==> run a <==
==> flow/design.v (excerpt) <==
module top(input clk, rst_raw, up, left, right, down, 
           input [15:0]switches, output dp,a,b,c,d,e,f,g, output [3:0]anode,
           output load_done, output reg fsm_done);
==> flow/config.mk <==
export PLATFORM = sky130hd
export DESIGN_NAME = top
export DESIGN_NICKNAME = top
export VERILOG_FILES = /design/flow/design.v
export SDC_FILE = /design/flow/constraint.sdc
export NUM_CORES = 4
export LEC_CHECK = 0
export ABC_AREA = 1
export CAP_MARGIN = 25
export CORE_ASPECT_RATIO = 1.42
export CORE_MARGIN = 5
export CORE_UTILIZATION = 51
export CTS_CLUSTER_DIAMETER = 221
export GPL_ROUTABILITY_DRIVEN = 0
export GPL_TIMING_DRIVEN = 1
export MAX_ROUTING_LAYER = met4
export MIN_ROUTING_LAYER = met2
export PLACE_DENSITY_LB_ADDON = 0.16
export SETUP_SLACK_MARGIN = 1.44
export SLEW_MARGIN = 30
==> flow/constraint.sdc <==
create_clock -name core_clock -period 7.52 [get_ports {clk}]
set_input_delay 1.5040 -clock core_clock [delete_from_list [all_inputs] [get_ports {clk}]]
set_output_delay 1.5040 -clock core_clock [all_outputs]
set_load 0.01 [all_outputs]
run.sh (not shown) runs the stock make flow with config.mk's settings and CLKGATE_MAP_FILE=.
==> inputs of run b, as changes to run a <==
Settings changed: CAP_MARGIN 25 to 20, CORE_ASPECT_RATIO 1.42 to unset, CORE_MARGIN 5 to 2, CORE_UTILIZATION 51 to 72, CTS_CLUSTER_DIAMETER 221 to 224, CTS_CLUSTER_SIZE set to 14, GPL_TIMING_DRIVEN 1 to unset, MAX_ROUTING_LAYER met4 to unset, MIN_ROUTING_LAYER met2 to met1, SETUP_SLACK_MARGIN 1.44 to 0.16, SLEW_MARGIN 30 to 40.
==> flow/constraint.sdc (replaced) <==
create_clock -name core_clock -period 2.39 [get_ports {clk}]
set_input_delay 0.4780 -clock core_clock [delete_from_list [all_inputs] [get_ports {clk}]]
set_output_delay 0.4780 -clock core_clock [all_outputs]
set_load 0.01 [all_outputs]
==> inputs of run c, as changes to run a <==
Settings changed: CORE_UTILIZATION 51 to 50, GPL_TIMING_DRIVEN 1 to 0.
==> inputs of run d, as changes to run a <==
Settings changed: ABC_AREA 1 to unset, CAP_MARGIN 25 to 20, CORE_ASPECT_RATIO 1.42 to unset, CORE_MARGIN 5 to 2, CORE_UTILIZATION 51 to 40, CTS_CLUSTER_DIAMETER 221 to unset, GPL_ROUTABILITY_DRIVEN 0 to unset, GPL_TIMING_DRIVEN 1 to unset, MAX_ROUTING_LAYER met4 to unset, MIN_ROUTING_LAYER met2 to unset, PLACE_DENSITY_LB_ADDON 0.16 to unset, SETUP_SLACK_MARGIN 1.44 to unset, SLEW_MARGIN 30 to 20.
==> flow/constraint.sdc (replaced) <==
create_clock -name core_clock -period 4.46 [get_ports {clk}]
set_input_delay 0.8920 -clock core_clock [delete_from_list [all_inputs] [get_ports {clk}]]
set_output_delay 0.8920 -clock core_clock [all_outputs]
set_load 0.01 [all_outputs]
==> results <==
| quantity | run d | run a | run b | run c |
|---|---|---|---|---|
| Share of total power consumed by net switching | 0.376 | 0.410 | 0.414 | 0.415 |
| Maximum fanout along the worst path | 9 | 10 | 2 | 10 |
| Flop pwr share | 0.401 | 0.381 | 0.375 | 0.378 |
| Run status | finished clean | finished clean | finished clean | failed layout checks |
| Violated checks | - | - | - | DRC |
| Worst Path Buf+Inv | 2 | 2 | 1 | 2 |
| DP HPWL | 16000 µm | 16600 µm | 17300 µm | 17600 µm |
| Count of clock-net buffers in the final layout | 40 | 32 | 32 | 33 |
| Delay of the slowest critical-path stage | 0.56 ns | 0.51 ns | 0.59 ns | 0.57 ns |
| Chip Area, Yosys | 0.0116 mm² | 0.0114 mm² | 0.0114 mm² | 0.0114 mm² |
| Hold worst-path end | fsm.PS[0] | fsm.PS[10] | fsm.PS[3] | fsm.PS[3] |
| Combinational gate power | 3.88 mW | 2.50 mW | 8.94 mW | 2.59 mW |
| Post-synthesis average cell area | 9.87 µm² | 8.34 µm² | 8.34 µm² | 8.34 µm² |
| Critical Path End | ddb.counter[9] | ddb.counter[7] | accum.acc[2] | cdb.counter[7] |
| Power consumed by the clock network | 2.05 mW | 1.20 mW | 2.98 mW | 1.12 mW |
| Synthesized instance count | 1177 | 1361 | 1361 | 1361 |
| Die W | 174 µm | 135 µm | 130 µm | 136 µm |
| Multi-input combinational area share | 0.439 | 0.412 | 0.411 | 0.411 |
| Areal power density over the cells | 757 mW/mm² | 469 mW/mm² | 1470 mW/mm² | 466 mW/mm² |
| Source of the critical timing path | down | down | rf.mem[1][0] | rst_raw |
| Class of the most critical setup path | input port to flop | input port to flop | flop to flop | input port to flop |
| Met2 Resource Use GR | 0.239 | 0.364 | 0.548 | 0.376 |
| Post-synthesis compound-gate area fraction | 0.141 | 0.116 | 0.116 | 0.116 |
| Setup WS post-layout | 1.35 ns | 4.31 ns | 0.142 ns | 4.22 ns |
| Number of nets in the finished design | 1286 | 1490 | 1546 | 1515 |

---

==> inputs of run C <==
Starting RTL as in the previous note.
clock: 10.0 ns
lec_check: 0
cap_margin: 20
cell_pad_in_sites_detail_placement: 1
cell_pad_in_sites_global_placement: 2
core_margin: 2
core_utilization: 40
slew_margin: 20
==> run H (differences from run C) <==
Settings changed: CELL_PAD_IN_SITES_DETAIL_PLACEMENT 1 to default, CELL_PAD_IN_SITES_GLOBAL_PLACEMENT 2 to default, CORE_UTILIZATION 40 to 70, CTS_CLUSTER_DIAMETER from default to 374, CTS_CLUSTER_SIZE from default to 13, SETUP_SLACK_MARGIN from default to -0.66.
==> flow/constraint.sdc (replaced) <==
create_clock -name core_clock -period 6.44 [get_ports {clk}]
set_input_delay 1.2880 -clock core_clock [delete_from_list [all_inputs] [get_ports {clk}]]
set_output_delay 1.2880 -clock core_clock [all_outputs]
set_load 0.01 [all_outputs]
==> run Z (differences from run C) <==
Settings changed: ABC_AREA from default to 1, CAP_MARGIN 20 to 35, CTS_CLUSTER_SIZE from default to 65, GPL_TIMING_DRIVEN from default to 0, PLACE_DENSITY_LB_ADDON from default to 0.04.
==> flow/constraint.sdc (replaced) <==
create_clock -name core_clock -period 3.21 [get_ports {clk}]
set_input_delay 0.6420 -clock core_clock [delete_from_list [all_inputs] [get_ports {clk}]]
set_output_delay 0.6420 -clock core_clock [all_outputs]
set_load 0.01 [all_outputs]
==> comparison <==
Sequential power, lowest first: run C, run H, run Z. Hold slack, highest first: run H, run C, run Z. Of run Z and run C, run C has the higher cell area (gap 1.6%, measured against run C). In synthesized cell count, run C and run H do not differ. The highest sequential share of layout area belongs to run H, the lowest to run C. Via count: run H < run C < run Z. Sequential cell count is the same in run C and run H.

---

==> job 6095 <==
Starting RTL as in the previous note.
clock: 7.52 ns
lec_check: 0
abc_area: 1
cap_margin: 25
core_aspect_ratio: 1.42
core_margin: 2
core_utilization: 50
cts_cluster_diameter: 221
gpl_routability_driven: 0
hold_slack_margin: 0.15
max_routing_layer: met4
min_routing_layer: met2
place_density_lb_addon: 0.16
setup_slack_margin: 1.44
slew_margin: 40
==> job 9569: changes against job 6095 <==
CAP_MARGIN = 20   (was 25)
CORE_ASPECT_RATIO = default   (was 1.42)
CORE_UTILIZATION = 72   (was 50)
CTS_CLUSTER_DIAMETER = 224   (was 221)
CTS_CLUSTER_SIZE = 14   (was default)
HOLD_SLACK_MARGIN = 0.29   (was 0.15)
MAX_ROUTING_LAYER = default   (was met4)
MIN_ROUTING_LAYER = met1   (was met2)
SETUP_SLACK_MARGIN = 0.3   (was 1.44)
==> flow/constraint.sdc (replaced) <==
create_clock -name core_clock -period 2.38 [get_ports {clk}]
set_input_delay 0.4760 -clock core_clock [delete_from_list [all_inputs] [get_ports {clk}]]
set_output_delay 0.4760 -clock core_clock [all_outputs]
set_load 0.01 [all_outputs]
==> Flow_metrics.wiki <==
=== Physical design figures ===
{| class="wikitable"
! Metric !! Value
|-
| Stages on the worst setup path || 7
|-
| Critical path destination || accum.acc[2]
|-
| Flop share of the area || 0.416
|-
| Via count of the first global-routing pass || 9344
|-
| Crit path buf inv count || 1
|-
| Number of cells on the worst reg-to-reg path || 7
|-
| Die y size || 130 um
|-
| Run status || complete, no violations
|-
| Tally of clock buffers in the finished layout || 31
|-
| Net total in the final layout || 1557
|}
-- figures above: job 9569

==> Flow_metrics.wiki <==
=== Physical design figures ===
{| class="wikitable"
! Metric !! Value
|-
| Run status || complete, no violations
|-
| Die y size || 184 um
|-
| Via count of the first global-routing pass || 12.7k
|-
| Net total in the final layout || 1490
|-
| Flop share of the area || 0.425
|-
| Stages on the worst setup path || 9
|-
| Crit path buf inv count || 2
|}
-- figures above: job 6095


---

==> inputs of 12-06 <==
top again, from the RTL that the note above started with.
Settings: LEC_CHECK=0, ABC_AREA=1, CAP_MARGIN=20, CORE_ASPECT_RATIO=0.69, CORE_MARGIN=2, CORE_UTILIZATION=72, CTS_CLUSTER_DIAMETER=400, CTS_CLUSTER_SIZE=100, PLACE_DENSITY_LB_ADDON=0.0, SETUP_SLACK_MARGIN=0.57, SLEW_MARGIN=20, TNS_END_PERCENT=15; clock period 1.94 ns.
==> inputs of 05-09, as changes to 12-06 <==
==> flow/config.mk (replaced) <==
export PLATFORM = sky130hd
export DESIGN_NAME = top
export DESIGN_NICKNAME = top
export VERILOG_FILES = /design/flow/design.v
export SDC_FILE = /design/flow/constraint.sdc
export NUM_CORES = 4
export LEC_CHECK = 0
export CAP_MARGIN = 20
export CORE_MARGIN = 2
export CORE_UTILIZATION = 72
export CTS_CLUSTER_SIZE = 10
export SLEW_MARGIN = 20
==> flow/constraint.sdc (replaced) <==
create_clock -name core_clock -period 2.43 [get_ports {clk}]
set_input_delay 0.4860 -clock core_clock [delete_from_list [all_inputs] [get_ports {clk}]]
set_output_delay 0.4860 -clock core_clock [all_outputs]
set_load 0.01 [all_outputs]
==> inputs of 10-11, as changes to 12-06 <==
==> flow/config.mk (replaced) <==
export PLATFORM = sky130hd
export DESIGN_NAME = top
export DESIGN_NICKNAME = top
export VERILOG_FILES = /design/flow/design.v
export SDC_FILE = /design/flow/constraint.sdc
export NUM_CORES = 4
export LEC_CHECK = 0
export CAP_MARGIN = 20
export CORE_MARGIN = 2
export CORE_UTILIZATION = 72
export CTS_CLUSTER_DIAMETER = 47
export GPL_ROUTABILITY_DRIVEN = 1
export MIN_ROUTING_LAYER = met1
export PLACE_DENSITY = 0.66
export SETUP_SLACK_MARGIN = 1.44
export SLEW_MARGIN = 30
==> flow/constraint.sdc (replaced) <==
create_clock -name core_clock -period 6.21 [get_ports {clk}]
set_input_delay 1.2420 -clock core_clock [delete_from_list [all_inputs] [get_ports {clk}]]
set_output_delay 1.2420 -clock core_clock [all_outputs]
set_load 0.01 [all_outputs]
==> qor summary <==
Met1 wire length: 05-09 11.1 mm; 10-11 10.8 mm; 12-06 -
TritonCTS clock tree: 05-09 built; 10-11 built; 12-06 -
Worst slew slack as a fraction of its limit: 05-09 44.9%; 10-11 40.3%; 12-06 -
WP data arrival: 05-09 2.58 ns; 10-11 3.73 ns; 12-06 -
Setup repair after global routing missed its margin: 05-09 no; 10-11 no; 12-06 -
Post-route core utilization: 05-09 86.4%; 10-11 82.1%; 12-06 -
Count of instances resized after the clock tree is built: 05-09 1; 10-11 0; 12-06 -
Nets@finish: 05-09 1400; 10-11 1287; 12-06 -
Clock transition at the registers of the reported paths: 05-09 0.06 ns; 10-11 0.06 ns; 12-06 -
Maximum capacitance violations: 05-09 0; 10-11 0; 12-06 -
Period utilisation layout: 05-09 96.2%; 10-11 56.1%; 12-06 -
Top routing layer used: 05-09 met4; 10-11 met4; 12-06 -
Net switching component of the power: 05-09 0.00745 W; 10-11 0.00282 W; 12-06 -
Slowest Stage Delay on Critical Path: 05-09 0.48 ns; 10-11 0.55 ns; 12-06 -
Share of the yosys chip area belonging to registers: 05-09 46.9%; 10-11 46.9%; 12-06 48.0%
Number of antenna violations at the first check in global routing: 05-09 0; 10-11 0; 12-06 -
Total negative setup slack: 05-09 0 ns; 10-11 0 ns; 12-06 -
Status: 05-09 complete, no violations; 10-11 complete, no violations; 12-06 aborted with a tool error
Last stage reached: 05-09 -; 10-11 -; 12-06 clock tree synthesis (4_1_cts)
Worst setup path start: 05-09 rst_raw; 10-11 down; 12-06 -
Largest fanout on the critical path: 05-09 5; 10-11 9; 12-06 -
Detailed route wirelength on metal3: 05-09 1.31 mm; 10-11 1.20 mm; 12-06 -
Detailed-routing iteration count for the pre-antenna-repair pass: 05-09 6; 10-11 6; 12-06 -
Comb. pwr: 05-09 0.00875 W; 10-11 0.00286 W; 12-06 -
Cell area after synthesis: 05-09 11600 um^2; 10-11 11600 um^2; 12-06 11400 um^2
CTS HTree Levels: 05-09 1; 10-11 1; 12-06 -

---

==> job 1347: inputs <==
Starting RTL as in the previous note.
==> flow/config.mk <==
export PLATFORM = sky130hd
export DESIGN_NAME = top
export DESIGN_NICKNAME = top
export VERILOG_FILES = /design/flow/design.v
export SDC_FILE = /design/flow/constraint.sdc
export NUM_CORES = 4
export LEC_CHECK = 0
export ABC_AREA = 1
export CAP_MARGIN = 20
export CELL_PAD_IN_SITES_DETAIL_PLACEMENT = 1
export CELL_PAD_IN_SITES_GLOBAL_PLACEMENT = 0
export CORE_MARGIN = 3
export CORE_UTILIZATION = 21
export GPL_ROUTABILITY_DRIVEN = 0
export GPL_TIMING_DRIVEN = 1
export MIN_ROUTING_LAYER = met2
export SETUP_SLACK_MARGIN = 0.0
export SLEW_MARGIN = 20
export TNS_END_PERCENT = 75
==> flow/constraint.sdc <==
create_clock -name core_clock -period 2.79 [get_ports {clk}]
set_input_delay 0.5580 -clock core_clock [delete_from_list [all_inputs] [get_ports {clk}]]
set_output_delay 0.5580 -clock core_clock [all_outputs]
set_load 0.01 [all_outputs]
==> job 2289: changes against job 1347 <==
- ABC_AREA: 1 -> default
- CELL_PAD_IN_SITES_DETAIL_PLACEMENT: 1 -> default
- CELL_PAD_IN_SITES_GLOBAL_PLACEMENT: 0 -> default
- CORE_MARGIN: 3 -> 2
- CORE_UTILIZATION: 21 -> 70
- CTS_CLUSTER_SIZE: default -> 13
- GPL_ROUTABILITY_DRIVEN: 0 -> default
- GPL_TIMING_DRIVEN: 1 -> default
- MIN_ROUTING_LAYER: met2 -> default
- SETUP_SLACK_MARGIN: 0.0 -> 1.92
- TNS_END_PERCENT: 75 -> 5
==> flow/constraint.sdc (replaced) <==
create_clock -name core_clock -period 6.6 [get_ports {clk}]
set_input_delay 1.3200 -clock core_clock [delete_from_list [all_inputs] [get_ports {clk}]]
set_output_delay 1.3200 -clock core_clock [all_outputs]
set_load 0.01 [all_outputs]
==> summary.txt <==
Latest figures from synthesis and place and route.

The run finished with no timing, DRC or antenna violations. Yosys stat counts 1,361 cells in the synthesized netlist. In the final design database the tool counted 1,509 nets. Dividing the detail-routed via count by the number of cells gives 6.138.

Multi-input logic gates represent a cell area share of 0.3891. The simple-gate area share of the yosys netlist is 0.2219. The routed design has 29.22 mm of wire. The routing usage on met2 is 0.1954. The data arrival time reported for the critical path is 2.79 ns. The combinational-cell power consumption is 7.32 mW. The final core area utilization is 0.2548. The startpoint identified for the worst hold timing path is fsm.PS[5]. The area added between synthesis and finish is 18.93%. In this run the cell area of the synthesized design comes to 0.01135 sq mm. The worst path needs 2.352 ns of the cycle, external delays included. Detailed placement ended at an HPWL of 20.94 mm.
the above is filed under job 1347

==> summary.txt <==
Latest figures from synthesis and place and route.

In the final design database the tool counted 1,285 nets. The combinational-cell power consumption is 2.70 mW. The post-DP HPWL is 15.78 mm.

Per the synthesis report, the simple-gate share of the synthesized area is 0.1657. The routing usage on met2 is 0.4387. For this run, the detailed router reports a per-instance via density of 6.041.

The final core area utilization is 0.7814. The routed design has 22.89 mm of wire. The flow ran to the end and the layout has no timing, DRC or antenna violations. The number of cell instances after yosys synthesis is 1,177. In this run the most critical hold path is launched from cdb.clean. The signal arrival time at the worst endpoint is 3.94 ns. Compared with the post-synthesis result, the final layout area differs by 10.41%.
the above is filed under job 2289

Power is estimated from default activity; no workload was simulated.
